File: design/flow/run.sh
#!/bin/bash
# the make line also repeats each setting of config.mk as NAME=value (left out here)
make -C /OpenROAD-flow-scripts/flow DESIGN_CONFIG=/design/flow/config.mk WORK_HOME=/design/flow/orfs CLKGATE_MAP_FILE= finish
File: design/flow/config.mk
export PLATFORM = sky130hd
export DESIGN_NAME = cordic_dds
export DESIGN_NICKNAME = cordic_dds
export VERILOG_FILES = /design/flow/design.v
export SDC_FILE = /design/flow/constraint.sdc
export NUM_CORES = 4
export LEC_CHECK = 0
export ABC_AREA = 1
export CAP_MARGIN = 20
export CORE_MARGIN = 2
export CORE_UTILIZATION = 72
export CTS_CLUSTER_DIAMETER = 376
export CTS_CLUSTER_SIZE = 98
export SLEW_MARGIN = 20
File: design/flow/constraint.sdc
create_clock -name core_clock -period 2.31 [get_ports {clk}]
set_input_delay 0.4620 -clock core_clock [delete_from_list [all_inputs] [get_ports {clk}]]
set_output_delay 0.4620 -clock core_clock [all_outputs]
set_load 0.01 [all_outputs]
File: design/flow/design.v
module cordic_dds # (
   parameter DW = 16,                
   parameter PIPE_DEPTH = 14,        
   parameter limP = 16'h4dba         
)
( 
   sin_o, cos_o, err_o,
   clk, phase_i
);
   input             clk;
   input [DW-1:0]    phase_i;        
   output [DW:0]     sin_o, cos_o;   
   output [DW:0]     err_o;          
   reg [DW:0] cos_r, sin_o_r;
   reg [DW:0] x[PIPE_DEPTH:0];
   reg [DW:0] y[PIPE_DEPTH:0];
   reg [DW:0] z[PIPE_DEPTH:0];
   reg [1:0] quadrant [PIPE_DEPTH:0];
   wire [DW:0] atan_rom[PIPE_DEPTH:0];
   assign atan_rom[0] = 8189;
   assign atan_rom[1] = 4834;
   assign atan_rom[2] = 2554;
   assign atan_rom[3] = 1296;
   assign atan_rom[4] = 650;
   assign atan_rom[5] = 325;
   assign atan_rom[6] = 162;
   assign atan_rom[7] = 81;
   assign atan_rom[8] = 40;
   assign atan_rom[9] = 20;
   assign atan_rom[10] = 10;
   assign atan_rom[11] = 5;
   assign atan_rom[12] = 2;
   assign atan_rom[13] = 1;
   assign atan_rom[14] = 0;
   always @ (posedge clk) begin  
      x[0] <= {1'b0, limP};
      y[0] <= 0;
      z[0] <= {3'b0, phase_i[DW-1-2:0]};  
   end
   always @ (posedge clk) begin  
      x[1] <= x[0] - y[0];
      y[1] <= x[0] + y[0];
      z[1] <= z[0] - atan_rom[0];  
   end
   generate
      genvar k;
      for(k=1; k<PIPE_DEPTH; k=k+1) begin
         always @ (posedge clk) begin
            if (z[k][DW]) begin  
               x[k+1] <= x[k] + {{k{y[k][DW]}},y[k][DW:k]};  
               y[k+1] <= y[k] - {{k{x[k][DW]}},x[k][DW:k]};  
               z[k+1] <= z[k] + atan_rom[k];
            end else begin
               x[k+1] <= x[k] - {{k{y[k][DW]}},y[k][DW:k]};
               y[k+1] <= y[k] + {{k{x[k][DW]}},x[k][DW:k]};
               z[k+1] <= z[k] - atan_rom[k];
            end
         end
      end
   endgenerate
   always @ (posedge clk) begin
      quadrant[0] <= phase_i[DW-1:DW-2];
   end
   generate
      genvar j;
      for(j=0; j<PIPE_DEPTH; j=j+1) begin
         always @ (posedge clk) begin
            quadrant[j+1] <= quadrant[j];
         end
      end
   endgenerate
   always @ (posedge clk)
      case(quadrant[PIPE_DEPTH])
         2'b00: begin
            cos_r <= x[PIPE_DEPTH];  
            sin_o_r <= y[PIPE_DEPTH];  
         end
         2'b01: begin
            cos_r <= ~(y[PIPE_DEPTH]) + 1'b1;  
            sin_o_r <= x[PIPE_DEPTH];  
         end
         2'b10: begin
            cos_r <= ~(x[PIPE_DEPTH]) + 1'b1;  
            sin_o_r <= ~(y[PIPE_DEPTH]) + 1'b1;  
         end
         2'b11: begin
            cos_r <= y[PIPE_DEPTH];  
            sin_o_r <= ~(x[PIPE_DEPTH]) + 1'b1;  
         end
      endcase
   assign cos_o = cos_r;
   assign sin_o = sin_o_r;
   assign err_o = z[PIPE_DEPTH];
endmodule
==> Changelog: implementation, run 1 <==
## Flow update

- Mux area share: 0%
- Number of buffers created by CTS: 11
- Syn Area/Cell: 6.84 um^2
- Count leader, synth: nand2_1
- XOR/XNOR Area Share: 8.10%
- Total GRT Usage: 68.4%
- Yosys aoi share: 11.1%
- Fp util: 72.9%
- Stop stage: global routing (5_1_grt)
- Top non-seq family: simple AND/OR/NAND/NOR gates
- Top_reg_cell synth: dfxtp_1
- Number of enable flip-flop cells: 0
- GP Congestion: 0.997
- Distinct lib cells used: 49
- Yosys stat chip area: 51,200 um^2
- Die W: 271 um
- Synth async-reset ratio: 0%
- Registers, synthesis: 718
- Run Error: [ERROR GRT-0232] Routing congestion too high. Check the congestion heatmap in the GUI.
- Maximum root-to-sink buffer count: 3
- Commonest cells post-synth: nand2_1, inv_1, dfxtp_1
- Cell area leaders: dfxtp_1, nand2_1, ha_1
- Die height: 271 um
- Synth Seq Share: 28.0%
- Post-Syn Nets: 8,141
- Number of port buffers: 67
- DP HPWL: 107,000 um
- H-tree depth: 1
- Core area: 70,300 um^2
- Yosys cell count: 7,492
- Result of the run: did not finish
- And+or+nand+nor area frac: 29.6%
- Leading area contributor after synthesis: dfxtp_1
- GRT Residual Overflow: 93
- Post-synthesis cell count: 7,492
- Synth warn: 5
- FP Rows: 97
- Clock root cell: clkbuf_16
- IO Count: 68
- Die ar.: 73,300 um^2
- Top cell area share: 28.0%
- Clk sinks: 718
- Synthesized area: 51,200 um^2
- Post-Synth Adder-Cell Area: 15.9%
-- per-stage QoR --
| step | area [um^2] | std cells | setup TNS (ns) | setup WS (ns) |
|---|---|---|---|---|
| after CTS | 58400 | 8923 | -1.01 | -0.102 |
| after global placement | 56100 | 8865 | -5.32 | -0.200 |
| after floorplan | 51200 | 7492 | 0 | 0.00438 |
| after detailed placement | 56100 | 8865 | -13.48 | -0.272 |
-- per-layer routing --
metal	overflow	global-route usage, %
met5	0	22.5
met4	43	64.8
met1	1	67.7
met2	46	89.0
met3	3	50.6
-- repair_timing --
item / in CTS
pin swaps: 154
gates resized: 421
hold buffers: 0
buffers inserted: 46
setup endpoints to repair: 184
==> run 2: changes to the inputs <==
Settings changed: ABC_AREA 1 to not set, CELL_PAD_IN_SITES_DETAIL_PLACEMENT set to 2, CORE_UTILIZATION 72 to 26, CTS_CLUSTER_DIAMETER 376 to 232, CTS_CLUSTER_SIZE 98 to 23, GPL_ROUTABILITY_DRIVEN set to 0, GPL_TIMING_DRIVEN set to 1, HOLD_SLACK_MARGIN set to 0.08, MIN_ROUTING_LAYER set to met2, PLACE_DENSITY_LB_ADDON set to 0.27, SETUP_SLACK_MARGIN set to 0.04, SLEW_MARGIN 20 to 40, TNS_END_PERCENT set to 10.
Clock period 2.31 ns to 7.0 ns, I/O delays scaled along.
==> Changelog: implementation, run 2 <==
### Implementation results

- Final setup viols: 0
- Yosys cell count: 4,873 (-35%)
- Reg2reg path depth: 11
- Synth Seq Share: 32.9% (+4.9 points)
- Initial antenna violation count: 0
- GRT Residual Overflow: 0
- Vias per inst: 6.87
- Syn Area/Cell: 8.96 um^2 (+31%)
- Tool Warnings: 33
- Slew Viols, Final: 0
- Slew headroom: 44.7%
- Crit path cell chain: clkinv_1 > nor2_1 > a21oi_1 > ha_1 > or2_2 > nor4_1 > o21ai_0 > a31oi_1 > o21ai_0 > a21oi_1 > xnor2_1
- Max stage delay on crit path: 0.84 ns
- Synth async-reset ratio: 0% (unchanged)
- Via count: 49,000
- Yosys stat chip area: 43,700 um^2 (-15%)
- Post-CTS setup repair buffer count: 0 (-100%)
- Fp util: 26.2% (-47 points)
- Worst Setup EP: x[11][16]$_DFF_P_
- Clock root cell: clkbuf_16
- Critical-path top delay cell: clkinv_1
- P&R area growth vs syn: 9.72%
- Count leader, synth: dfxtp_1
- Number of buffers created by CTS: 37 (+26)
- Top Family by Delay on Critical Path: simple AND/OR/NAND/NOR gates
- Cells on Worst Hold Path: 0
- Clk sinks: 718 (unchanged)
- Crit Reg-Reg Startpoint: z[10][16]$_DFF_P_
- Placement Cell Area: 46,900 um^2 (-16%)
- Largest net degree at the start of global routing: 65
- Top cell area share: 32.9% (+4.9 points)
- Hold WC Path Type: register to register
- Top non-seq family: AND-OR/OR-AND gates
- DR pass1 iterations: 9
- Die height: 414 um (+53%)
- Tcrit/Tclk final: 62.1%
- Top_reg_cell synth: dfxtp_1
- HP Start: quadrant[13][0]$_DFF_P_
- Post-CTS Hold Buffers: 0 (unchanged)
- Remaining DRCs: 0
- Routed len/inst: 17.5 um
- Final hold slack: 0.329 ns
- Registers, synthesis: 718 (unchanged)
- Worst-Margin Slew: 0.819 ns
- Mux area share: 1.12% (+1.1 points)
- FILL cells: 19,000
- CP arrival: 4.93 ns
- First-pass GRT wire length: 201,000 um
- DP HPWL: 98,400 um (-8.1%)
- Yosys aoi share: 19.3% (+8.3 points)
- Post-Synth Adder-Cell Area: 18.7% (+2.8 points)
- CP Class: register to register
- Nets: 5,575
- H-tree depth: 2 (+1)
- Post-Syn Nets: 5,522 (-32%)
- Final hold viol count: 0
- # Max-Cap Violations: 0
- Commonest cells post-synth: dfxtp_1, ha_1, a21oi_1
- Antenna Nets Post-Route: 0
- Critical Path Stages: 11
- FMAX: 0.230 GHz
- Post-synthesis cell count: 4,873 (-35%)
- Distinct lib cells used: 69 (+41%)
- Die W: 414 um (+53%)
- Cell area after layout: 47,900 um^2
- Clk_skew: 0.0231 ns
- Buf/Inv on CP: 1
- WHS Endpoint: quadrant[14][0]$_DFF_P_
- Fin crit period: 4.35 ns
- Total GRT Usage: 21.7%
- FF-to-FF End: x[11][16]$_DFF_P_
- Initial DRC count: 6,305
- XOR/XNOR Area Share: 13.2% (+5.1 points)
- First element of the critical path: z[10][16]$_DFF_P_
- RSZ-0062 raised after global routing: false
- Cell area leaders: dfxtp_1, ha_1, xnor2_1
- CTS tree: built
- IO Count: 68 (unchanged)
- FP Rows: 150 (+55%)
- Total Routed Length: 125,000 um
- Core area: 167,000 um^2 (+140%)
- Setup_tns: 0 ns
- Leading area contributor after synthesis: dfxtp_1
- Synthesized area: 43,700 um^2 (-15%)
- Clock slew at reported path FFs: 0.10 ns
- Crit path max fanout: 22
- Critical Path End Type: register
- Synth warn: 5 (unchanged)
- Crit start category: register
- Maximum root-to-sink buffer count: 3 (unchanged)
- Die ar.: 171,000 um^2 (+130%)
- Number of enable flip-flop cells: 0 (unchanged)
- Result of the run: no timing/DRC/antenna violations
- Worst Path Required: 7.58 ns
- And+or+nand+nor area frac: 11.7% (-18 points)
- Flop2flop setup slack: 2.65 ns
- Number of port buffers: 67 (unchanged)
- Vias in the first global route: 56,300
- Worst skew pair latency: 0.65 ns
- Post-CTS sizing: 0 (-100%)
run 2: routing by layer:
metal | track usage, % | up-vias | part of all wire (%)
met3 | 25.2 | 972 | 36
li1 | - | 17100 | -
met5 | 0.170 | - | 0.051
met1 | - | 17200 | 0
met4 | 2.92 | 4 | 6.2
met2 | 29.8 | 13700 | 58
run 2: through the flow:
stage / cells / util, % / setup WS (ns)
2_1_floorplan: 4873 / - / 3.50
3_3_place_gp: 7091 / 28.1 / 2.67
3_5_place_dp: 7091 / 28.1 / 2.70
4_1_cts: 7133 / 28.7 / 2.70
5_1_grt: 7133 / 28.7 / 2.15
6_report: 7134 / 28.7 / 2.65
run 2: final cells by class:
class,instances,area (um^2),area share (%)
repair buffers,75,731,1.52
multi-input cells,3803,28000,58.4
clock buffers,38,930,1.94
flip-flops and latches,718,14400,30.0
inverters,291,1090,2.28
clock inverters,4,38.8,0.0809
well taps,2204,2760,5.75
diodes,1,2.50,0.00522
==> run 3: changes to the inputs <==
Settings changed: CELL_PAD_IN_SITES_DETAIL_PLACEMENT 2 to 0, CORE_ASPECT_RATIO set to 1.04, CORE_UTILIZATION 26 to 50, CTS_CLUSTER_DIAMETER 232 to not set, CTS_CLUSTER_SIZE 23 to 60, GPL_ROUTABILITY_DRIVEN 0 to not set, GPL_TIMING_DRIVEN 1 to not set, HOLD_SLACK_MARGIN 0.08 to not set, MIN_ROUTING_LAYER met2 to not set, PLACE_DENSITY_LB_ADDON 0.27 to 0.13, SETUP_SLACK_MARGIN 0.04 to 0.59, SLEW_MARGIN 40 to 20, TNS_END_PERCENT 10 to not set.
Clock period 7.0 ns to 2.64 ns, I/O delays scaled along.
==> Changelog: implementation, run 3 <==
### Implementation results

- Result of the run: finished with violations
- SO Faults: negative setup slack
- Crit Reg-Reg Startpoint: y[9][15]$_DFF_P_
- Slew Viols, Final: 0 (unchanged)
- Clock slew at reported path FFs: 0.06 ns (-0.04 ns)
- Clk_skew: 0.0362 ns (+0.0130 ns)
- Post-CTS Hold Buffers: 0 (unchanged)
- First element of the critical path: y[9][15]$_DFF_P_
- Remaining DRCs: 0 (unchanged)
- Worst Path Required: 3.20 ns (-4.38 ns)
- Core area: 86,600 um^2 (-48%)
- Critical Path End Type: register
- Commonest cells post-synth: dfxtp_1, ha_1, a21oi_1
- Tcrit/Tclk final: 124% (+62 points)
- Die height: 305 um (-26%)
- DR pass1 iterations: 5 (-4)
- Initial DRC count: 1,490 (-76%)
- Top Family by Delay on Critical Path: simple AND/OR/NAND/NOR gates
- Syn Area/Cell: 8.96 um^2 (unchanged)
- Worst-Margin Slew: 0.613 ns (-0.207 ns)
- Initial antenna violation count: 0 (unchanged)
- Critical-path top delay cell: or4_4
- FF-to-FF End: x[10][13]$_DFF_P_
- WHS Endpoint: z[3][0]$_DFF_P_
- Routed len/inst: 16.1 um (-8.0%)
- DP HPWL: 82,400 um (-16%)
- Via count: 39,300 (-20%)
- Nets: 6,790 (+22%)
- Yosys cell count: 4,873 (unchanged)
- H-tree depth: 3 (+1)
- And+or+nand+nor area frac: 11.7% (unchanged)
- Fin util: 74.7% (+46 points)
- Fin crit period: 3.28 ns (-1.07 ns)
- Final setup viols: 117 (+117)
- Total GRT Usage: 24.8% (+3.1 points)
- Clk sinks: 718 (unchanged)
- Fp util: 50.5% (+24 points)
- Total Routed Length: 118,000 um (-5.6%)
- IO Count: 68 (unchanged)
- Distinct lib cells used: 69 (unchanged)
- Critical Path Stages: 14 (+3)
- GRT Residual Overflow: 0 (unchanged)
- Final hold slack: 0.318 ns (-0.0118 ns)
- XOR/XNOR Area Share: 13.2% (unchanged)
- First-pass GRT wire length: 186,000 um (-7.7%)
- Top non-seq family: AND-OR/OR-AND gates
- CP arrival: 3.84 ns (-1.09 ns)
- Reg2reg path depth: 14 (+3)
- Mux area share: 1.12% (unchanged)
- Crit path cell chain: or4_4 > nor2b_4 > inv_2 > ha_4 > a21oi_2 > ha_1 > a21o_1 > nand2_1 > o31a_1 > o31ai_2 > or4_4 > a31o_2 > a21oi_2 > xnor2_1
- Buf/Inv on CP: 1 (unchanged)
- Leading area contributor after synthesis: dfxtp_1
- CP Class: register to register
- Synth async-reset ratio: 0% (unchanged)
- CTS tree: built
- Number of port buffers: 67 (unchanged)
- # Max-Cap Violations: 0 (unchanged)
- Tool Warnings: 36 (+9.1%)
- FMAX: 0.305 GHz (+32%)
- Vias in the first global route: 39,100 (-31%)
- Largest net degree at the start of global routing: 53 (-18%)
- ANT cells: 0 (-1)
- HP Start: z[2][0]$_DFF_P_
- Crit start category: register
- P&R area growth vs syn: 48.1%
- Post-synthesis cell count: 4,873 (unchanged)
- Top cell area share: 32.9% (unchanged)
- Die W: 294 um (-29%)
- RSZ-0062 raised after global routing: true
- Max stage delay on crit path: 0.57 ns (-0.27 ns)
- Number of buffers created by CTS: 81 (+120%)
- Cells on Worst Hold Path: 0 (unchanged)
- Clock root cell: clkbuf_16
- Worst skew pair latency: 0.66 ns (about the same)
- Slew headroom: 58.8% (+14 points)
- Post-Synth Adder-Cell Area: 18.7% (unchanged)
- Synth warn: 5 (unchanged)
- Worst Setup EP: x[10][13]$_DFF_P_
- Cell area leaders: dfxtp_1, ha_1, xnor2_1
- Yosys stat chip area: 43,700 um^2 (unchanged)
- Yosys aoi share: 19.3% (unchanged)
- FP Rows: 110 (-27%)
- Crit path max fanout: 2 (-91%)
- Vias per inst: 5.36 (-22%)
- Synth Seq Share: 32.9% (unchanged)
- Flop2flop setup slack: -0.64 ns (-3.29 ns)
- Post-Syn Nets: 5,522 (unchanged)
- Antenna Nets Post-Route: 0 (unchanged)
- FILL cells: 5,819 (-69%)
- Hold WC Path Type: register to register
- Count leader, synth: dfxtp_1
- Maximum root-to-sink buffer count: 3 (unchanged)
- Setup WS post-layout: -0.641 ns (-3.29 ns)
- Registers, synthesis: 718 (unchanged)
- Final hold viol count: 0 (unchanged)
- GP Congestion: 0.883
- Synthesized area: 43,700 um^2 (unchanged)
- Die ar.: 89,700 um^2 (-48%)
- Number of enable flip-flop cells: 0 (unchanged)
- Top_reg_cell synth: dfxtp_1
==> run 3: final cells by class <==
| type | count | area [um^2] | share of cell area, % |
|---|---|---|---|
| flip-flops and latches | 718 | 14600 | 22.5 |
| well taps | 1120 | 1400 | 2.17 |
| repair buffers | 1246 | 10400 | 16.0 |
| multi-input cells | 3803 | 34400 | 53.1 |
| clock buffers | 112 | 2280 | 3.53 |
| clock inverters | 34 | 514 | 0.795 |
| inverters | 291 | 1240 | 1.91 |
==> run 3: metrics by stage <==
| stage | instances | setup WS, ns | setup TNS (ns) | cell area (um^2) |
|---|---|---|---|---|
| after floorplan | 4873 | -0.491 | -4.58 | 46100 |
| after global routing | 7324 | -0.782 | -34.41 | 64700 |
| final | 7324 | -0.641 | -16.71 | 64700 |
| after CTS | 7210 | -0.568 | -12.06 | 61600 |
| after detailed placement | 6831 | -0.584 | -19.88 | 53900 |
| after global placement | 6831 | -0.550 | -16.44 | 53900 |
==> run 3: layer usage <==
layer	GRT usage [%]	wire (um)	vias up
li1	-	-	19800
met1	28.2	48200	18500
met2	47.1	61800	623
met3	2.79	3080	278
met4	9.33	4920	0
met5	0	0	-
==> run 3: repair_timing <==
item / 4_1_cts / 5_1_grt
setup buffers: 230 / 114
pin swaps: 461 / 360
gates cloned: 3 / 0
endpoints found under the setup margin: 431 / 468
resized: 654 / 465
==> run 4: changes to the inputs <==
Settings changed: ABC_AREA set to 1, CELL_PAD_IN_SITES_DETAIL_PLACEMENT 0 to not set, CORE_ASPECT_RATIO 1.04 to not set, CORE_UTILIZATION 50 to 72, CTS_CLUSTER_DIAMETER set to 232, CTS_CLUSTER_SIZE 60 to 14, GPL_ROUTABILITY_DRIVEN set to 1, GPL_TIMING_DRIVEN set to 1, PLACE_DENSITY set to 0.4, PLACE_DENSITY_LB_ADDON 0.13 to not set, SETUP_SLACK_MARGIN 0.59 to -0.13, TNS_END_PERCENT set to 65.
Clock period 2.64 ns to 2.22 ns, I/O delays scaled along.
==> Changelog: implementation, run 4 <==
## Flow update

- Fp util: 72.9% (+22 points)
- Placement Cell Area: 57,800 um^2 (+7.2%)
- Distinct lib cells used: 49 (-29%)
- Registers, synthesis: 718 (unchanged)
- Result of the run: did not finish
- Post-CTS Hold Buffers: 0 (unchanged)
- GP Congestion: 1.01 (+15%)
- Number of buffers created by CTS: 57 (-30%)
- Count leader, synth: nand2_1
- Mux area share: 0% (-1.1 points)
- Stop stage: global routing (5_1_grt)
- Synth warn: 5 (unchanged)
- Post-synthesis cell count: 7,492 (+54%)
- Core area: 70,300 um^2 (-19%)
- Cell area leaders: dfxtp_1, nand2_1, ha_1
- Synth Seq Share: 28.0% (-4.9 points)
- Yosys aoi share: 11.1% (-8.3 points)
- Die height: 271 um (-11%)
- Top non-seq family: simple AND/OR/NAND/NOR gates
- IO Count: 68 (unchanged)
- Number of enable flip-flop cells: 0 (unchanged)
- Yosys stat chip area: 51,200 um^2 (+17%)
- Clock root cell: clkbuf_16
- Leading area contributor after synthesis: dfxtp_1
- XOR/XNOR Area Share: 8.10% (-5.1 points)
- Die ar.: 73,300 um^2 (-18%)
- Pre-CTS setup slack: -0.348 ns (+0.236 ns)
- Post-Synth Adder-Cell Area: 15.9% (-2.8 points)
- Top cell area share: 28.0% (-4.9 points)
- FP Rows: 97 (-12%)
- Number of port buffers: 67 (unchanged)
- Maximum root-to-sink buffer count: 3 (unchanged)
- Post-Syn Nets: 8,141 (+47%)
- Synthesized area: 51,200 um^2 (+17%)
- Top_reg_cell synth: dfxtp_1
- Clk sinks: 718 (unchanged)
- Synth async-reset ratio: 0% (unchanged)
- And+or+nand+nor area frac: 29.6% (+18 points)
- Yosys cell count: 7,492 (+54%)
- Total GRT Usage: 67.2%
- Run Error: [ERROR GRT-0232] Routing congestion too high. Check the congestion heatmap in the GUI.
- Die W: 271 um (-7.8%)
- GRT Residual Overflow: 45
- H-tree depth: 2 (-1)
- Syn Area/Cell: 6.84 um^2 (-24%)
- DP HPWL: 110,000 um (+34%)
- Commonest cells post-synth: nand2_1, inv_1, dfxtp_1
## run 4: metal layers
layer	overflow	track usage, %
met5	0	15.3
met4	18	62.8
met3	6	47.8
met2	21	89.5
met1	0	67.0
## run 4: per-stage QoR
step           setup TNS [ns]  cells
2_1_floorplan          -0.972   7492
3_3_place_gp           -17.27   9095
3_5_place_dp           -30.14   9095
4_1_cts                -16.58   9166
## run 4: timing repair
item / in CTS
gates resized: 232
setup endpoints to repair: 140
buffers inserted: 10
pin swaps: 80
==> run 5: changes to the inputs <==
Settings changed: CAP_MARGIN 20 to 10, CORE_UTILIZATION 72 to 71, CTS_CLUSTER_DIAMETER 232 to 256, CTS_CLUSTER_SIZE 14 to not set, GPL_ROUTABILITY_DRIVEN 1 to not set, GPL_TIMING_DRIVEN 1 to not set, PLACE_DENSITY 0.4 to not set, PLACE_DENSITY_LB_ADDON set to 0.12, SETUP_SLACK_MARGIN -0.13 to 0.76, TNS_END_PERCENT 65 to not set.
Clock period 2.22 ns to 2.69 ns, I/O delays scaled along.
==> Changelog: implementation, run 5 <==
## Flow update

- Result of the run: did not finish
- Stop stage: global routing (5_1_grt)
- Run Error: [ERROR GRT-0232] Routing congestion too high. Check the congestion heatmap in the GUI.
- Leading area contributor after synthesis: dfxtp_1
- Clock root cell: clkbuf_16
- Die W: 273 um (+0.69%)
- Synth warn: 5 (unchanged)
- GRT Residual Overflow: 1,787
- GP Congestion: 0.984 (-2.8%)
- Number of buffers created by CTS: 77 (+35%)
- Synth Seq Share: 28.0% (unchanged)
- H-tree depth: 3 (+1)
- Pre-CTS setup slack: 0.238 ns (+0.587 ns)
- Post-Syn Nets: 8,141 (unchanged)
- Clk sinks: 718 (unchanged)
- Yosys stat chip area: 51,200 um^2 (unchanged)
- Total GRT Usage: 85.9%
- Yosys cell count: 7,492 (unchanged)
- Post-synthesis cell count: 7,492 (unchanged)
- Fp util: 71.7% (-1.2 points)
- Maximum root-to-sink buffer count: 3 (unchanged)
- Die height: 273 um (+0.69%)
- Mux area share: 0% (unchanged)
- DP HPWL: 107,000 um (-3.3%)
- Distinct lib cells used: 49 (unchanged)
- Post-Synth Adder-Cell Area: 15.9% (unchanged)
- Number of port buffers: 67 (unchanged)
- FP Rows: 98 (+1.0%)
- Core area: 71,500 um^2 (+1.7%)
- And+or+nand+nor area frac: 29.6% (unchanged)
- Cell area leaders: dfxtp_1, nand2_1, ha_1
- Syn Area/Cell: 6.84 um^2 (unchanged)
- Synth async-reset ratio: 0% (unchanged)
- Number of enable flip-flop cells: 0 (unchanged)
- Top cell area share: 28.0% (unchanged)
- IO Count: 68 (unchanged)
- Yosys aoi share: 11.1% (unchanged)
- Die ar.: 74,300 um^2 (+1.4%)
- Commonest cells post-synth: nand2_1, inv_1, dfxtp_1
- Count leader, synth: nand2_1
- XOR/XNOR Area Share: 8.10% (unchanged)
- Top non-seq family: simple AND/OR/NAND/NOR gates
- Synthesized area: 51,200 um^2 (unchanged)
- Registers, synthesis: 718 (unchanged)
- Top_reg_cell synth: dfxtp_1
[run 5: stage by stage]
stage | cells | instance area (um^2) | util [%] | hold WS, ns
3_5_place_dp | 8498 | 55400 | 77.5 | 0.312
3_3_place_gp | 8498 | 55400 | 77.5 | 0.310
2_1_floorplan | 7492 | 53600 | - | 0.310
4_1_cts | 8950 | 65000 | 91.0 | 0.320
[run 5: timing repair]
item / in CTS
hold buffers: 0
cloned: 6
pin swaps: 641
setup buffers: 305
setup endpoints to repair: 422
gates resized: 1288
[run 5: routing by layer]
layer | GRT overflow | track usage [%]
met1 | 30 | 80.6
met2 | 1121 | 104
met3 | 49 | 70.5
met4 | 573 | 95.7
met5 | 14 | 40.2
==> run 6: changes to the inputs <==
Settings changed: ABC_AREA 1 to not set, CAP_MARGIN 10 to 20, CORE_UTILIZATION 71 to 40, CTS_CLUSTER_DIAMETER 256 to not set, PLACE_DENSITY_LB_ADDON 0.12 to not set, SETUP_SLACK_MARGIN 0.76 to -0.36.
Clock period 2.69 ns to 4.0 ns, I/O delays scaled along.
==> Changelog: implementation, run 6 <==
### Implementation results

- Fin crit period: 3.65 ns
- Final hold viol count: 0
- RSZ-0062 raised after global routing: false
- Count leader, synth: dfxtp_1
- Commonest cells post-synth: dfxtp_1, ha_1, a21oi_1
- Pre-CTS setup slack: 0.442 ns (+0.203 ns)
- Largest net degree at the start of global routing: 65
- Worst-Margin Slew: 0.813 ns
- H-tree depth: 3 (unchanged)
- Core area: 109,000 um^2 (+52%)
- And+or+nand+nor area frac: 11.7% (-18 points)
- Final setup viols: 0
- DR pass1 iterations: 5
- Routed len/inst: 14.9 um
- Clock root cell: clkbuf_16
- Slew Viols, Final: 0
- Synthesized area: 43,700 um^2 (-15%)
- Buf/Inv on CP: 2
- Vias in the first global route: 32,000
- DP HPWL: 76,600 um (-28%)
- Critical-path top delay cell: or4_1
- FF-to-FF End: x[5][15]$_DFF_P_
- Worst Path Required: 4.51 ns
- Tool Warnings: 33
- FP Rows: 121 (+23%)
- Cells on Worst Hold Path: 0
- Number of buffers created by CTS: 82 (+6.5%)
- Clk_skew: 0.0319 ns
- ANT cells: 0
- Post-Synth Adder-Cell Area: 18.7% (+2.8 points)
- Yosys cell count: 4,873 (-35%)
- Yosys stat chip area: 43,700 um^2 (-15%)
- Remaining DRCs: 0
- Top non-seq family: AND-OR/OR-AND gates
- Total Routed Length: 96,400 um
- P&R area growth vs syn: 12.5%
- GR Util met3: 2.42%
- Slew headroom: 45.7%
- WHS Endpoint: quadrant[14][1]$_DFF_P_
- Worst skew pair latency: 0.66 ns
- Result of the run: no timing/DRC/antenna violations
- Maximum root-to-sink buffer count: 3 (unchanged)
- Reg2reg path depth: 14
- Clock slew at reported path FFs: 0.06 ns
- FMAX: 0.274 GHz
- IO Count: 68 (unchanged)
- CTS tree: built
- Flop2flop setup slack: 0.35 ns
- Total GRT Usage: 17.1%
- Setup_tns: 0 ns
- M1 GR Usage: 20.6%
- Yosys aoi share: 19.3% (+8.3 points)
- Initial antenna violation count: 1
- Mux area share: 1.12% (+1.1 points)
- # Max-Cap Violations: 0
- Top Family by Delay on Critical Path: simple AND/OR/NAND/NOR gates
- Clk sinks: 718 (unchanged)
- Tcrit/Tclk final: 91.2%
- Crit start category: register
- Post-CTS setup repair buffer count: 0 (-100%)
- GR met2 Demand/Resource: 31.4%
- Initial DRC count: 1,513
- Max stage delay on crit path: 0.44 ns
- Synth warn: 5 (unchanged)
- Worst Setup EP: x[5][15]$_DFF_P_
- Leading area contributor after synthesis: dfxtp_1
- GP Congestion: 0.863 (-12%)
- Crit path cell chain: inv_1 > ha_1 > nor3b_1 > nor2_1 > xnor2_1 > ha_1 > or2_2 > o41ai_2 > buf_4 > o21ai_0 > or4_1 > a31oi_1 > o21ai_0 > xor2_1
- Via count: 33,400
- CP Class: register to register
- Distinct lib cells used: 69 (+41%)
- Cell area leaders: dfxtp_1, ha_1, xnor2_1
- Top_reg_cell synth: dfxtp_1
- First element of the critical path: y[4][4]$_DFF_P_
- Synth Seq Share: 32.9% (+4.9 points)
- Setup WS post-layout: 0.352 ns
- XOR/XNOR Area Share: 13.2% (+5.1 points)
- CP arrival: 4.16 ns
- Crit path max fanout: 5
- Syn Area/Cell: 8.96 um^2 (+31%)
- Antenna Nets Post-Route: 0
- HP Start: quadrant[13][1]$_DFF_P_
- Die W: 334 um (+23%)
- GRT Residual Overflow: 0
- Post-synthesis cell count: 4,873 (-35%)
- Critical Path Stages: 14
- Post-CTS sizing: 0 (-100%)
- Number of port buffers: 67 (unchanged)
- Crit Reg-Reg Startpoint: y[4][4]$_DFF_P_
- Critical Path End Type: register
- Synth async-reset ratio: 0% (unchanged)
- Most used routing layer: met2
- Vias per inst: 5.16
- Post-Syn Nets: 5,522 (-32%)
- Nets: 5,652
- Die height: 334 um (+23%)
- Post-CTS Hold Buffers: 0 (unchanged)
- Die ar.: 112,000 um^2 (+50%)
- Number of enable flip-flop cells: 0 (unchanged)
- First-pass GRT wire length: 159,000 um
- Top cell area share: 32.9% (+4.9 points)
- Fp util: 40.2% (-31 points)
- Registers, synthesis: 718 (unchanged)
- Hold WC Path Type: register to register
[run 6: metrics by stage]
| stage | utilization, % | area, um^2 | hold WS [ns] | instances |
|---|---|---|---|---|
| finish | 45.3 | 49100 | 0.306 | 6480 |
| global route | 45.3 | 49100 | 0.321 | 6480 |
| CTS | 45.3 | 49100 | 0.315 | 6480 |
| detailed placement | 42.6 | 46200 | 0.312 | 6333 |
| global placement | 42.6 | 46200 | 0.310 | 6333 |
| floorplan | - | 43700 | 0.310 | 4873 |
[run 6: per-layer routing]
metal,routed length (um),vias up
li1,-,17500
met1,43300,15300
met2,47600,502
met3,3170,150
met4,2360,0
met5,0,-
[run 6: area by class of cell]
class / count / area, um^2
fillers: 10500 / 59400
clock inverters: 38 / 597
flip-flops and latches: 718 / 14400
inverters: 291 / 1090
multi-input cells: 3803 / 28000
well taps: 1414 / 1770
clock buffers: 109 / 2340
repair buffers: 107 / 971
==> run 7: changes to the inputs <==
Settings changed: ABC_AREA set to 1, CAP_MARGIN 20 to 10, CORE_UTILIZATION 40 to 72, CTS_CLUSTER_DIAMETER set to 218, CTS_CLUSTER_SIZE set to 37, SETUP_SLACK_MARGIN -0.36 to not set.
Clock period 4.0 ns to 2.26 ns, I/O delays scaled along.
==> Changelog: implementation, run 7 <==
## Flow update

- Result of the run: did not finish
- Stop stage: global routing (5_1_grt)
- Run Error: [ERROR GRT-0232] Routing congestion too high. Check the congestion heatmap in the GUI.
- GRT Residual Overflow: 307
- Core area: 70,300 um^2 (-35%)
- Clk sinks: 718 (unchanged)
- XOR/XNOR Area Share: 8.10% (-5.1 points)
- Distinct lib cells used: 49 (-29%)
- DP HPWL: 110,000 um (+44%)
- Top_reg_cell synth: dfxtp_1
- GP Congestion: 0.997 (+16%)
- H-tree depth: 1 (-2)
- Number of port buffers: 67 (unchanged)
- Number of buffers created by CTS: 23 (-72%)
- Post-synthesis cell count: 7,492 (+54%)
- Clock root cell: clkbuf_16
- Count leader, synth: nand2_1
- Post-Synth Adder-Cell Area: 15.9% (-2.8 points)
- Synth Seq Share: 28.0% (-4.9 points)
- Post-Syn Nets: 8,141 (+47%)
- Top cell area share: 28.0% (-4.9 points)
- IO Count: 68 (unchanged)
- And+or+nand+nor area frac: 29.6% (+18 points)
- Post-CTS Hold Buffers: 0 (unchanged)
- Total GRT Usage: 76.2%
- Registers, synthesis: 718 (unchanged)
- FP Rows: 97 (-20%)
- Syn Area/Cell: 6.84 um^2 (-24%)
- Commonest cells post-synth: nand2_1, inv_1, dfxtp_1
- Fp util: 72.9% (+33 points)
- Cell area leaders: dfxtp_1, nand2_1, ha_1
- Maximum root-to-sink buffer count: 3 (unchanged)
- Die height: 271 um (-19%)
- Synthesized area: 51,200 um^2 (+17%)
- Mux area share: 0% (-1.1 points)
- Die W: 271 um (-19%)
- Yosys cell count: 7,492 (+54%)
- Yosys aoi share: 11.1% (-8.3 points)
- Number of enable flip-flop cells: 0 (unchanged)
- Synth async-reset ratio: 0% (unchanged)
- Leading area contributor after synthesis: dfxtp_1
- Top non-seq family: simple AND/OR/NAND/NOR gates
- Die ar.: 73,300 um^2 (-34%)
- Yosys stat chip area: 51,200 um^2 (+17%)
- Synth warn: 5 (unchanged)
run 7: through the flow:
step                      setup slack [ns]  std cells  hold WS (ns)  area [um^2]
after floorplan                     0.0233       7492         0.310        51300
after global placement              -0.156       8969         0.309        56900
after detailed placement            -0.223       8969         0.312        56900
after CTS                          -0.0961       9032         0.228        60100
run 7: repair_timing:
item                                    CTS
resized                                 573
pin swaps                               210
setup buffers                            38
endpoints found under the setup margin  206
run 7: metal layers:
metal  GRT usage, %  overflow
met1           74.4         4
met2           94.6       165
met3           60.0        15
met4           78.4       122
met5           28.9         1
==> run 8: changes to the inputs <==
Settings changed: CTS_CLUSTER_DIAMETER 218 to 256, CTS_CLUSTER_SIZE 37 to not set, TNS_END_PERCENT set to 5.
Clock period 2.26 ns to 2.24 ns, I/O delays scaled along.
==> Changelog: implementation, run 8 <==
### Implementation results

- Result of the run: finished with violations
- SO Faults: negative setup slack
- Yosys stat chip area: 51,200 um^2 (unchanged)
- Vias in the first global route: 53,300
- Mux area share: 0% (unchanged)
- Number of port buffers: 67 (unchanged)
- Crit Reg-Reg Startpoint: x[9][9]$_DFF_P_
- Max stage delay on crit path: 0.81 ns
- Fin util: 90.9%
- Die height: 271 um (unchanged)
- HP Start: phase_i[4]
- FMAX: 0.314 GHz
- Post-CTS Hold Buffers: 0 (unchanged)
- Critical Path End Type: register
- FF-to-FF End: y[10][15]$_DFF_P_
- Synth Seq Share: 28.0% (unchanged)
- And+or+nand+nor area frac: 29.6% (unchanged)
- Setup WS post-layout: -0.945 ns
- Antenna Nets Post-Route: 0
- CP arrival: 3.79 ns
- Worst Setup EP: y[10][15]$_DFF_P_
- First element of the critical path: x[9][9]$_DFF_P_
- Reg2reg path depth: 12
- Hold WC Path Type: primary input to register
- Worst skew pair latency: 0.67 ns
- Setup_tns: -53.39 ns
- Clock slew at reported path FFs: 0.06 ns
- Worst Path Required: 2.84 ns
- Tcrit/Tclk final: 142%
- Top Family by Delay on Critical Path: AND-OR/OR-AND gates
- Core area: 70,300 um^2 (unchanged)
- Largest net degree at the start of global routing: 33
- Tool Warnings: 38
- Initial DRC count: 7,129
- Clk sinks: 718 (unchanged)
- Yosys cell count: 7,492 (unchanged)
- Post-Synth Adder-Cell Area: 15.9% (unchanged)
- Maximum root-to-sink buffer count: 3 (unchanged)
- Number of enable flip-flop cells: 0 (unchanged)
- Post-synthesis cell count: 7,492 (unchanged)
- Synth warn: 5 (unchanged)
- Top non-seq family: simple AND/OR/NAND/NOR gates
- Top_reg_cell synth: dfxtp_1
- Crit start category: register
- Crit path max fanout: 5
- DP HPWL: 110,000 um (-0.42%)
- Slew Viols, Final: 0
- Crit path cell chain: inv_2 > ha_4 > nand2_4 > nor2_4 > a21oi_1 > o21ai_0 > ha_1 > a21oi_1 > o21ai_0 > a21oi_1 > nand3_1 > nand2_1
- GRT Residual Overflow: 0
- H-tree depth: 3 (+2)
- Top cell area share: 28.0% (unchanged)
- Count leader, synth: nand2_1
- Clk_skew: 0.0255 ns
- First-pass GRT wire length: 252,000 um
- Pre-CTS setup slack: -0.359 ns (-0.135 ns)
- WHS Endpoint: z[0][4]$_DFF_P_
- Total GRT Usage: 40.9%
- FP Rows: 97 (unchanged)
- Syn Area/Cell: 6.84 um^2 (unchanged)
- Clock root cell: clkbuf_16
- Placement Cell Area: 57,300 um^2 (+0.67%)
- Initial antenna violation count: 3
- Remaining DRCs: 0
- Yosys aoi share: 11.1% (unchanged)
- Die W: 271 um (unchanged)
- Cell area after layout: 63,900 um^2
- Registers, synthesis: 718 (unchanged)
- Synth async-reset ratio: 0% (unchanged)
- Total Routed Length: 181,000 um
- Vias per inst: 6.29
- Number of buffers created by CTS: 77 (+230%)
- Leading area contributor after synthesis: dfxtp_1
- Cell area leaders: dfxtp_1, nand2_1, ha_1
- Nets: 8,885
- CP Class: register to register
- Final hold viol count: 0
- CTS tree: built
- RSZ-0062 raised after global routing: true
- Synthesized area: 51,200 um^2 (unchanged)
- Critical Path Stages: 12
- Most common cell on crit path: a21oi_1
- DR pass1 iterations: 12
- Fp util: 72.9% (unchanged)
- Flop2flop setup slack: -0.95 ns
- Post-Syn Nets: 8,141 (unchanged)
- Via count: 58,100
- Fin crit period: 3.19 ns
- XOR/XNOR Area Share: 8.10% (unchanged)
- Commonest cells post-synth: nand2_1, inv_1, dfxtp_1
- Routed len/inst: 19.6 um
- GP Congestion: 0.999 (+0.14%)
- IO Count: 68 (unchanged)
- Buf/Inv on CP: 1
- P&R area growth vs syn: 24.6%
- Critical-path top delay cell: o21ai_0
- Slew headroom: 30.3%
- Cells on Worst Hold Path: 1
- Final setup viols: 259
- Die ar.: 73,300 um^2 (unchanged)
- # Max-Cap Violations: 0
- Distinct lib cells used: 49 (unchanged)
- Worst-Margin Slew: 1.03 ns
[run 8: area by class of cell]
| class | count | area, um^2 |
|---|---|---|
| inverters | 916 | 3470 |
| multi-input cells | 5812 | 36500 |
| clock buffers | 107 | 2230 |
| repair buffers | 711 | 5700 |
| flip-flops and latches | 718 | 14500 |
| clock inverters | 29 | 339 |
| well taps | 940 | 1180 |
| fillers | 3171 | 6420 |
| diodes | 1 | 2.50 |
[run 8: routing by layer]
layer	GRT usage [%]	share of wire, %
met2	72.2	46
met1	46.6	34
met4	23.5	9.2
met5	0	0.014
met3	6.71	11
[run 8: repair_timing]
action                                  in CTS  in global routing
buffers inserted                            21                 52
endpoints found under the setup margin     214                291
resized                                    452                425
pin swaps                                  133                195
[run 8: per-stage QoR]
step	instances	hold slack (ns)
finish	9234	0.221
floorplan	7492	0.310
global route	9233	0.224
detailed placement	9024	0.312
CTS	9181	0.223
global placement	9024	0.310
==> run 9: changes to the inputs <==
Settings changed: CAP_MARGIN 10 to 20, CTS_CLUSTER_DIAMETER 256 to 46, CTS_CLUSTER_SIZE set to 37, PLACE_DENSITY_LB_ADDON set to 0.2, SETUP_SLACK_MARGIN set to 0.69, TNS_END_PERCENT 5 to not set.
Clock period 2.24 ns to 2.74 ns, I/O delays scaled along.
==> Changelog: implementation, run 9 <==
## Flow update

- GP Congestion: 1.00 (+0.58%)
- Number of port buffers: 67 (unchanged)
- Die ar.: 73,300 um^2 (unchanged)
- Syn Area/Cell: 6.84 um^2 (unchanged)
- Post-Syn Nets: 8,141 (unchanged)
- Core area: 70,300 um^2 (unchanged)
- Mux area share: 0% (unchanged)
- Registers, synthesis: 718 (unchanged)
- Die height: 271 um (unchanged)
- Yosys aoi share: 11.1% (unchanged)
- XOR/XNOR Area Share: 8.10% (unchanged)
- Fp util: 72.9% (unchanged)
- DP HPWL: 106,000 um (-3.2%)
- Commonest cells post-synth: nand2_1, inv_1, dfxtp_1
- IO Count: 68 (unchanged)
- Clock root cell: clkbuf_16
- Top cell area share: 28.0% (unchanged)
- Cell area leaders: dfxtp_1, nand2_1, ha_1
- Pre-CTS setup slack: -0.00309 ns (+0.356 ns)
- Distinct lib cells used: 49 (unchanged)
- Synth async-reset ratio: 0% (unchanged)
- Top_reg_cell synth: dfxtp_1
- FP Rows: 97 (unchanged)
- Count leader, synth: nand2_1
- Die W: 271 um (unchanged)
- Post-Synth Adder-Cell Area: 15.9% (unchanged)
- Maximum root-to-sink buffer count: 3 (unchanged)
- Synth warn: 5 (unchanged)
- Number of enable flip-flop cells: 0 (unchanged)
- Top non-seq family: simple AND/OR/NAND/NOR gates
- Leading area contributor after synthesis: dfxtp_1
- Stop stage: global routing (5_1_grt)
- Synth Seq Share: 28.0% (unchanged)
- And+or+nand+nor area frac: 29.6% (unchanged)
- Run Error: [ERROR DPL-0038] Utilization greater than 100%, impossible to legalize
- H-tree depth: 3 (unchanged)
- Yosys cell count: 7,492 (unchanged)
- Clk sinks: 718 (unchanged)
- Yosys stat chip area: 51,200 um^2 (unchanged)
- Post-synthesis cell count: 7,492 (unchanged)
- Synthesized area: 51,200 um^2 (unchanged)
- Result of the run: did not finish
- Number of buffers created by CTS: 83 (+7.8%)
[run 9: through the flow]
| step | instances | instance area (um^2) | hold WS [ns] | setup TNS [ns] |
|---|---|---|---|---|
| after floorplan | 7492 | 52400 | 0.310 | 0 |
| after global placement | 8493 | 54200 | 0.309 | 0 |
| after detailed placement | 8494 | 54200 | 0.312 | -0.00309 |
| after CTS | 8756 | 59700 | 0.306 | 0 |
[run 9: timing repair]
action                     in CTS
setup buffers                 107
hold buffers                    0
resized                       472
setup endpoints to repair     385
pin swaps                     211
gates cloned                    1
==> run 10: changes to the inputs <==
Settings changed: ABC_AREA 1 to not set, CORE_UTILIZATION 72 to 68, CTS_CLUSTER_DIAMETER 46 to not set, CTS_CLUSTER_SIZE 37 to not set, PLACE_DENSITY_LB_ADDON 0.2 to not set, SETUP_SLACK_MARGIN 0.69 to not set.
Clock period 2.74 ns to 5.19 ns, I/O delays scaled along.
==> Changelog: implementation, run 10 <==
### Implementation results

- Yosys cell count: 4,873 (-35%)
- Critical Path End Type: register
- DR pass1 iterations: 6
- CP Class: register to register
- First element of the critical path: z[13][16]$_DFF_P_
- Worst Path Required: 5.68 ns
- Vias per inst: 5.77
- Worst Setup EP: x[14][16]$_DFF_P_
- H-tree depth: 3 (unchanged)
- Synthesized area: 43,700 um^2 (-15%)
- Crit path cell chain: inv_1 > nor2_1 > a21oi_1 > ha_1 > or2_2 > a21oi_1 > a21oi_1 > a211oi_1 > nor3b_1 > nor3_1 > xnor2_1
- Post-CTS sizing: 0 (-100%)
- FP Rows: 92 (-5.2%)
- Final hold slack: 0.324 ns
- Crit start category: register
- Setup_tns: 0 ns
- Top Family by Delay on Critical Path: simple AND/OR/NAND/NOR gates
- Fin crit period: 3.77 ns
- Fp util: 69.0% (-3.9 points)
- WHS Endpoint: z[11][0]$_DFF_P_
- Via count: 33,900
- Clk_skew: 0.0236 ns
- Core area: 63,300 um^2 (-9.9%)
- Distinct lib cells used: 69 (+41%)
- Slew Viols, Final: 0
- Critical-path top delay cell: dfxtp_1
- Critical Path Stages: 11
- Routed len/inst: 15.8 um
- Registers, synthesis: 718 (unchanged)
- Die height: 257 um (-4.9%)
- Commonest cells post-synth: dfxtp_1, ha_1, a21oi_1
- Fin util: 75.7%
- CTS tree: built
- Number of port buffers: 67 (unchanged)
- Clock slew at reported path FFs: 0.06 ns
- Number of buffers created by CTS: 77 (-7.2%)
- Remaining DRCs: 0
- FILL cells: 4,725
- Yosys stat chip area: 43,700 um^2 (-15%)
- Crit path max fanout: 20
- Clk sinks: 718 (unchanged)
- Die W: 257 um (-4.9%)
- And+or+nand+nor area frac: 11.7% (-18 points)
- Hold WC Path Type: register to register
- Max stage delay on crit path: 0.75 ns
- FF-to-FF End: x[14][16]$_DFF_P_
- Total GRT Usage: 27.7%
- # Max-Cap Violations: 0
- Total Routed Length: 92,700 um
- Final hold viol count: 0
- Result of the run: no timing/DRC/antenna violations
- Tool Warnings: 35
- Leading area contributor after synthesis: dfxtp_1
- Post-Synth Adder-Cell Area: 18.7% (+2.8 points)
- Synth Seq Share: 32.9% (+4.9 points)
- Worst-Margin Slew: 1.12 ns
- Post-Syn Nets: 5,522 (-32%)
- Flop2flop setup slack: 1.42 ns
- Mux area share: 1.12% (+1.1 points)
- DP HPWL: 71,700 um (-33%)
- Antenna Nets Post-Route: 0
- XOR/XNOR Area Share: 13.2% (+5.1 points)
- Slew headroom: 25.0%
- Top non-seq family: AND-OR/OR-AND gates
- Vias in the first global route: 32,600
- Synth async-reset ratio: 0% (unchanged)
- IO Count: 68 (unchanged)
- Worst skew pair latency: 0.63 ns
- Maximum root-to-sink buffer count: 3 (unchanged)
- Clock root cell: clkbuf_16
- First-pass GRT wire length: 154,000 um
- Buf/Inv on CP: 1
- Crit Reg-Reg Startpoint: z[13][16]$_DFF_P_
- Final setup viols: 0
- Top cell area share: 32.9% (+4.9 points)
- Synth warn: 5 (unchanged)
- Reg2reg path depth: 11
- GP Congestion: 0.937 (-6.7%)
- Cell area leaders: dfxtp_1, ha_1, xnor2_1
- Cells on Worst Hold Path: 0
- FMAX: 0.265 GHz
- CP arrival: 4.26 ns
- Post-synthesis cell count: 4,873 (-35%)
- P&R area growth vs syn: 9.71%
- Top_reg_cell synth: dfxtp_1
- Count leader, synth: dfxtp_1
- Nets: 5,620
- RSZ-0062 raised after global routing: false
- ANT cells: 0
- Largest net degree at the start of global routing: 65
- Syn Area/Cell: 8.96 um^2 (+31%)
- Most common cell on crit path: a21oi_1
- Initial DRC count: 1,957
- Die ar.: 66,300 um^2 (-9.6%)
- GRT Residual Overflow: 0
- Number of enable flip-flop cells: 0 (unchanged)
- Post-CTS setup repair buffer count: 0 (-100%)
- Initial antenna violation count: 0
- Yosys aoi share: 19.3% (+8.3 points)
- Post-CTS Hold Buffers: 0 (unchanged)
- Tcrit/Tclk final: 72.7%
- HP Start: z[10][0]$_DFF_P_
## run 10: final cells by class
type                       count  area [um^2]  area share (%)
timing repair buffer          80          768            1.60
tap                          846         1060            2.21
multi-input combinational   3803        28000            58.4
inverter                     291         1090            2.28
clock inverter                41          529            1.10
clock buffer                  94         2110            4.41
sequential                   718        14400            30.0
## run 10: through the flow
step	instances	area (um^2)	setup slack, ns
final	5873	47900	1.42
after global routing	5873	47900	1.04
after CTS	5873	47900	1.42
after detailed placement	5738	45300	1.43
after global placement	5738	45300	1.47
after floorplan	4873	43700	1.69
## run 10: per-layer routing
metal	vias to the layer above	part of all wire, %	global-route usage (%)
met5	-	0	0
met4	0	2.6	8.32
met3	168	3.7	3.34
met2	645	49	50.6
met1	15600	44	33.9
li1	17500	-	-
==> run 11: changes to the inputs <==
Settings changed: ABC_AREA set to 1, CAP_MARGIN 20 to 10, CORE_UTILIZATION 68 to 71, CTS_CLUSTER_DIAMETER set to 256, PLACE_DENSITY_LB_ADDON set to 0.06, SETUP_SLACK_MARGIN set to 0.75.
Clock period 5.19 ns to 2.69 ns, I/O delays scaled along.
==> Changelog: implementation, run 11 <==
## Flow update

- Yosys aoi share: 11.1% (-8.3 points)
- Synthesized area: 51,200 um^2 (+17%)
- Result of the run: did not finish
- Clk sinks: 718 (unchanged)
- Fp util: 71.7% (+2.7 points)
- FP Rows: 98 (+6.5%)
- Number of port buffers: 67 (unchanged)
- Placed insts: 8,500 (+48%)
- Post-Syn Nets: 8,141 (+47%)
- Die height: 273 um (+5.9%)
- Count leader, synth: nand2_1
- DP HPWL: 105,000 um (+47%)
- Top non-seq family: simple AND/OR/NAND/NOR gates
- Synth async-reset ratio: 0% (unchanged)
- Clock root cell: clkbuf_16
- IO Count: 68 (unchanged)
- Post-synthesis cell count: 7,492 (+54%)
- Synth warn: 5 (unchanged)
- Die W: 273 um (+5.9%)
- Synth Seq Share: 28.0% (-4.9 points)
- Maximum root-to-sink buffer count: 3 (unchanged)
- Post-Synth Adder-Cell Area: 15.9% (-2.8 points)
- Distinct lib cells used: 49 (-29%)
- Number of buffers created by CTS: 78 (+1.3%)
- Top cell area share: 28.0% (-4.9 points)
- Stop stage: global routing (5_1_grt)
- Yosys stat chip area: 51,200 um^2 (+17%)
- Registers, synthesis: 718 (unchanged)
- H-tree depth: 3 (unchanged)
- GP Congestion: 1.03 (+10%)
- And+or+nand+nor area frac: 29.6% (+18 points)
- Run Error: [ERROR GRT-0232] Routing congestion too high. Check the congestion heatmap in the GUI.
- Cell area leaders: dfxtp_1, nand2_1, ha_1
- Mux area share: 0% (-1.1 points)
- Leading area contributor after synthesis: dfxtp_1
- Syn Area/Cell: 6.84 um^2 (-24%)
- Total GRT Usage: 96.8%
- GRT Residual Overflow: 4,258
- Core area: 71,500 um^2 (+13%)
- XOR/XNOR Area Share: 8.10% (-5.1 points)
- Yosys cell count: 7,492 (+54%)
- Die ar.: 74,300 um^2 (+12%)
- Number of enable flip-flop cells: 0 (unchanged)
- Top_reg_cell synth: dfxtp_1
- Commonest cells post-synth: nand2_1, inv_1, dfxtp_1
[run 11: through the flow]
step	worst slack [ns]	area, um^2
floorplan	0.508	53500
global placement	0.244	55300
detailed placement	0.227	55300
CTS	0.318	65400
[run 11: timing repair]
| item | 4_1_cts |
|---|---|
| pin swaps | 721 |
| gates resized | 1427 |
| cloned | 6 |
| setup endpoints to repair | 439 |
| hold endpoints to repair | 0 |
| setup buffers | 298 |
| hold buffers | 0 |
[run 11: per-layer routing]
metal	GRT overflow	global-route usage, %
met1	114	87.4
met2	3019	118
met3	95	81.2
met4	1021	109
met5	9	60.4
==> run 12: changes to the inputs <==
Settings changed: CAP_MARGIN 10 to 20, CORE_UTILIZATION 71 to 68, CTS_CLUSTER_DIAMETER 256 to not set, CTS_CLUSTER_SIZE set to 98, PLACE_DENSITY_LB_ADDON 0.06 to not set, SETUP_SLACK_MARGIN 0.75 to not set.
Clock period 2.69 ns to 2.73 ns, I/O delays scaled along.
==> Changelog: implementation, run 12 <==
### Implementation results

- Result of the run: no timing/DRC/antenna violations
- FILL cells: 5,962
- Post-Syn Nets: 8,141 (unchanged)
- CTS tree: built
- Count leader, synth: nand2_1
- First-pass GRT wire length: 214,000 um
- Yosys aoi share: 11.1% (unchanged)
- CP arrival: 3.11 ns
- First element of the critical path: y[9][10]$_DFF_P_
- Clock slew at reported path FFs: 0.06 ns
- Syn Area/Cell: 6.84 um^2 (unchanged)
- Yosys stat chip area: 51,200 um^2 (unchanged)
- Vias in the first global route: 45,900
- Crit Reg-Reg Startpoint: y[9][10]$_DFF_P_
- Commonest cells post-synth: nand2_1, inv_1, dfxtp_1
- Synthesized area: 51,200 um^2 (unchanged)
- XOR/XNOR Area Share: 8.10% (unchanged)
- Synth warn: 5 (unchanged)
- RSZ-0062 raised after global routing: true
- # Max-Cap Violations: 0
- Fin crit period: 2.55 ns
- Flop2flop setup slack: 0.18 ns
- Post-Synth Adder-Cell Area: 15.9% (unchanged)
- Synth async-reset ratio: 0% (unchanged)
- Distinct lib cells used: 49 (unchanged)
- Post-CTS Hold Buffers: 0 (unchanged)
- Routed len/inst: 14.8 um
- Crit path cell chain: inv_1 > ha_1 > nand4_1 > ha_1 > nand2_1 > nand2_1 > inv_1 > ha_1 > nand2_1 > nor2_1 > nand3_1 > nand3_1 > xor2_1
- Die W: 279 um (+2.1%)
- Hold WC Path Type: register to register
- IO Count: 68 (unchanged)
- FF/Latch Area: 14,400 um^2
- DR pass1 iterations: 8
- Registers, synthesis: 718 (unchanged)
- Die height: 279 um (+2.1%)
- Synth Seq Share: 28.0% (unchanged)
- Number of enable flip-flop cells: 0 (unchanged)
- Slew Viols, Final: 0
- Mux area share: 0% (unchanged)
- Top_reg_cell synth: dfxtp_1
- Tool Warnings: 36
- Initial antenna violation count: 0
- DP HPWL: 103,000 um (-1.8%)
- Critical Path End Type: register
- FP Rows: 100 (+2.0%)
- Top Family by Delay on Critical Path: adder cells
- Clock root cell: clkbuf_16
- Critical-path top delay cell: dfxtp_1
- Initial DRC count: 3,335
- Die ar.: 77,600 um^2 (+4.3%)
- Cells on Worst Hold Path: 0
- Worst Path Required: 3.29 ns
- Number of port buffers: 67 (unchanged)
- Placed insts: 8,530 (+0.35%)
- Core area: 74,600 um^2 (+4.3%)
- WHS Endpoint: z[4][2]$_DFF_P_
- Nets: 8,291
- And+or+nand+nor area frac: 29.6% (unchanged)
- Cell area after layout: 56,300 um^2
- FF-to-FF End: x[10][10]$_DFF_P_
- Final hold viol count: 0
- Post-synthesis cell count: 7,492 (unchanged)
- GRT Residual Overflow: 0
- Cell area leaders: dfxtp_1, nand2_1, ha_1
- Clk sinks: 718 (unchanged)
- Remaining DRCs: 0
- Reg2reg path depth: 13
- Crit path max fanout: 4
- P&R area growth vs syn: 9.85%
- Largest net degree at the start of global routing: 33
- Post-Layout Cell Count: 8,675
- Worst Setup EP: x[10][10]$_DFF_P_
- Antenna Nets Post-Route: 0
- Total Routed Length: 129,000 um
- Max stage delay on crit path: 0.38 ns
- Clk_skew: 0.0349 ns
- Total GRT Usage: 32.8%
- Logic area: 33,500 um^2
- FMAX: 0.392 GHz
- Pre-CTS setup slack: 0.0905 ns (-0.136 ns)
- Placement Cell Area: 53,300 um^2 (-3.7%)
- HP Start: z[3][2]$_DFF_P_
- Vias per inst: 5.57
- Yosys cell count: 7,492 (unchanged)
- Setup WS post-layout: 0.179 ns
- Crit start category: register
- Top cell area share: 28.0% (unchanged)
- ANT cells: 0
- H-tree depth: 3 (unchanged)
- CP Class: register to register
- Number of buffers created by CTS: 78 (unchanged)
- Via count: 48,300
- Setup_tns: 0 ns
- Critical Path Stages: 13
- Buf/Inv on CP: 2
- Leading area contributor after synthesis: dfxtp_1
- Worst-Margin Slew: 0.708 ns
- Maximum root-to-sink buffer count: 3 (unchanged)
- GP Congestion: 0.990 (-4.2%)
- Top non-seq family: simple AND/OR/NAND/NOR gates
- Fp util: 68.7% (-3.0 points)
- Slew headroom: 52.8%
- Final setup viols: 0
- Worst skew pair latency: 0.65 ns
- Tcrit/Tclk final: 93.4%
[run 12: timing repair]
item | in CTS | in global routing
gates resized | 0 | 85
buffers inserted | 0 | 1
endpoints found under the setup margin | 0 | 76
endpoints found under the hold margin | 0 | 0
[run 12: layout make-up]
| type | instances | area share [%] |
|---|---|---|
| clock buffer | 103 | 3.89 |
| timing repair buffer | 116 | 1.87 |
| multi-input combinational | 5812 | 59.5 |
| clock inverter | 41 | 0.956 |
| tap | 969 | 2.15 |
| inverter | 916 | 6.12 |
| sequential | 718 | 25.5 |
[run 12: layer usage]
layer	GRT usage, %	wire length [um]	part of all wire [%]
met1	40.6	56200	44
met2	58.2	61000	47
met3	3.43	6670	5.2
met4	12.9	4820	3.7
met5	0	0	0
[run 12: per-stage QoR]
step	hold slack, ns	utilization [%]
finish	0.321	75.5
global route	0.324	75.5
CTS	0.312	75.1
detailed placement	0.312	71.4
global placement	0.310	71.4
floorplan	0.310	-
==> run 13: changes to the inputs <==
Settings changed: CTS_CLUSTER_SIZE 98 to not set, PLACE_DENSITY set to 0.36.
Clock period 2.73 ns to 3.63 ns, I/O delays scaled along.
==> Changelog: implementation, run 13 <==
### Implementation results

- Result of the run: no timing/DRC/antenna violations
- Die height: 279 um (unchanged)
- Worst skew pair latency: 0.65 ns (about the same)
- Post-synthesis cell count: 7,492 (unchanged)
- Maximum root-to-sink buffer count: 3 (unchanged)
- Crit path max fanout: 4 (unchanged)
- Number of port buffers: 67 (unchanged)
- GP Congestion: 0.971 (-1.9%)
- Max stage delay on crit path: 0.39 ns (about the same)
- Total GRT Usage: 33.2% (+0.42 points)
- Post-Synth Adder-Cell Area: 15.9% (unchanged)
- Cell area leaders: dfxtp_1, nand2_1, ha_1
- Tool Warnings: 35 (-2.8%)
- Crit path cell chain: inv_1 > ha_1 > inv_1 > nor2_1 > nand3_1 > nor2_1 > nand2_1 > ha_1 > nand2_1 > nand2_1 > inv_1 > ha_1 > nand2_1 > nor2_1 > nand3_1 > nand3_1 > xor2_1
- Number of buffers created by CTS: 76 (-2.6%)
- Cells on Worst Hold Path: 0 (unchanged)
- Reg2reg path depth: 17 (+4)
- Total Routed Length: 129,000 um (+0.58%)
- Synth Seq Share: 28.0% (unchanged)
- ANT cells: 0 (unchanged)
- Yosys aoi share: 11.1% (unchanged)
- Clock slew at reported path FFs: 0.06 ns (about the same)
- Registers, synthesis: 718 (unchanged)
- DR pass1 iterations: 6 (-2)
- FP Rows: 100 (unchanged)
- Initial antenna violation count: 0 (unchanged)
- Post-CTS Hold Buffers: 0 (unchanged)
- RSZ-0062 raised after global routing: false
- Clock root cell: clkbuf_16
- Die ar.: 77,600 um^2 (unchanged)
- Fin crit period: 2.88 ns (+0.326 ns)
- Worst Path Required: 4.15 ns (+0.86 ns)
- FF-to-FF End: x[9][9]$_DFF_P_
- Top non-seq family: simple AND/OR/NAND/NOR gates
- Count leader, synth: nand2_1
- Synth warn: 5 (unchanged)
- FMAX: 0.348 GHz (-11%)
- Buf/Inv on CP: 3 (+1)
- Nets: 8,261 (-0.36%)
- Via count: 48,100 (-0.43%)
- Fin util: 74.9% (-0.57 points)
- XOR/XNOR Area Share: 8.10% (unchanged)
- Yosys stat chip area: 51,200 um^2 (unchanged)
- Leading area contributor after synthesis: dfxtp_1
- HP Start: quadrant[10][0]$_DFF_P_
- Cell area after layout: 55,900 um^2 (-0.75%)
- Top Family by Delay on Critical Path: simple AND/OR/NAND/NOR gates
- CP Class: register to register
- Post-Layout Cell Count: 8,641 (-0.39%)
- CP arrival: 3.39 ns (+0.28 ns)
- Commonest cells post-synth: nand2_1, inv_1, dfxtp_1
- Vias per inst: 5.56 (about the same)
- P&R area growth vs syn: 9.03%
- Fp util: 68.7% (unchanged)
- Top cell area share: 28.0% (unchanged)
- Die W: 279 um (unchanged)
- WHS Endpoint: quadrant[11][0]$_DFF_P_
- Core area: 74,600 um^2 (unchanged)
- Clk sinks: 718 (unchanged)
- Number of enable flip-flop cells: 0 (unchanged)
- First element of the critical path: y[8][8]$_DFF_P_
- Setup_tns: 0 ns (unchanged)
- Crit start category: register
- IO Count: 68 (unchanged)
- Tcrit/Tclk final: 79.3% (-14 points)
- Routed len/inst: 15.0 um (+0.98%)
- CTS tree: built
- Worst-Margin Slew: 0.968 ns (+0.261 ns)
- Antenna Nets Post-Route: 0 (unchanged)
- Critical-path top delay cell: dfxtp_1
- And+or+nand+nor area frac: 29.6% (unchanged)
- H-tree depth: 3 (unchanged)
- Critical Path End Type: register
- Placed insts: 8,503 (-0.32%)
- Final setup viols: 0 (unchanged)
- Hold WC Path Type: register to register
- Post-Syn Nets: 8,141 (unchanged)
- Slew headroom: 35.4% (-17 points)
- Top_reg_cell synth: dfxtp_1
- Worst Setup EP: x[9][9]$_DFF_P_
- Mux area share: 0% (unchanged)
- Final hold viol count: 0 (unchanged)
- Crit Reg-Reg Startpoint: y[8][8]$_DFF_P_
- Syn Area/Cell: 6.84 um^2 (unchanged)
- First-pass GRT wire length: 217,000 um (+1.3%)
- Slew Viols, Final: 0 (unchanged)
- GRT Residual Overflow: 0 (unchanged)
- Distinct lib cells used: 49 (unchanged)
- DP HPWL: 103,000 um (-0.23%)
- Yosys cell count: 7,492 (unchanged)
- # Max-Cap Violations: 0 (unchanged)
- Most common cell on crit path: nand2_1
- Flop2flop setup slack: 0.75 ns (+0.57 ns)
- Critical Path Stages: 17 (+4)
- Vias in the first global route: 46,100 (+0.40%)
- Synthesized area: 51,200 um^2 (unchanged)
- Largest net degree at the start of global routing: 33 (unchanged)
- Clk_skew: 0.0528 ns (+0.0179 ns)
- Remaining DRCs: 0 (unchanged)
- Post-CTS setup repair buffer count: 0 (unchanged)
- Placement Cell Area: 53,000 um^2 (-0.39%)
- Post-CTS sizing: 0 (unchanged)
- Synth async-reset ratio: 0% (unchanged)
- Initial DRC count: 3,515 (+5.4%)
[run 13: area by class of cell]
| class | count | area [um^2] |
|---|---|---|
| clock buffer | 103 | 2160 |
| clock inverter | 35 | 657 |
| sequential | 718 | 14400 |
| inverter | 916 | 3440 |
| tap | 969 | 1210 |
| multi-input combinational | 5812 | 33200 |
| timing repair buffer | 88 | 828 |
| fill | 5985 | 18700 |
[run 13: per-stage QoR]
stage | setup WS, ns | hold slack [ns]
after detailed placement | 0.869 | 0.312
after floorplan | 1.30 | 0.310
final | 0.753 | 0.325
after global routing | 0.525 | 0.328
after global placement | 0.947 | 0.311
after CTS | 0.799 | 0.327
[run 13: per-layer routing]
metal,track usage (%),vias up,wire [um]
li1,-,24600,-
met1,41.6,21800,56800
met5,0,-,0
met4,11.8,0,4310
met3,3.94,298,7070
met2,58.6,1411,61200
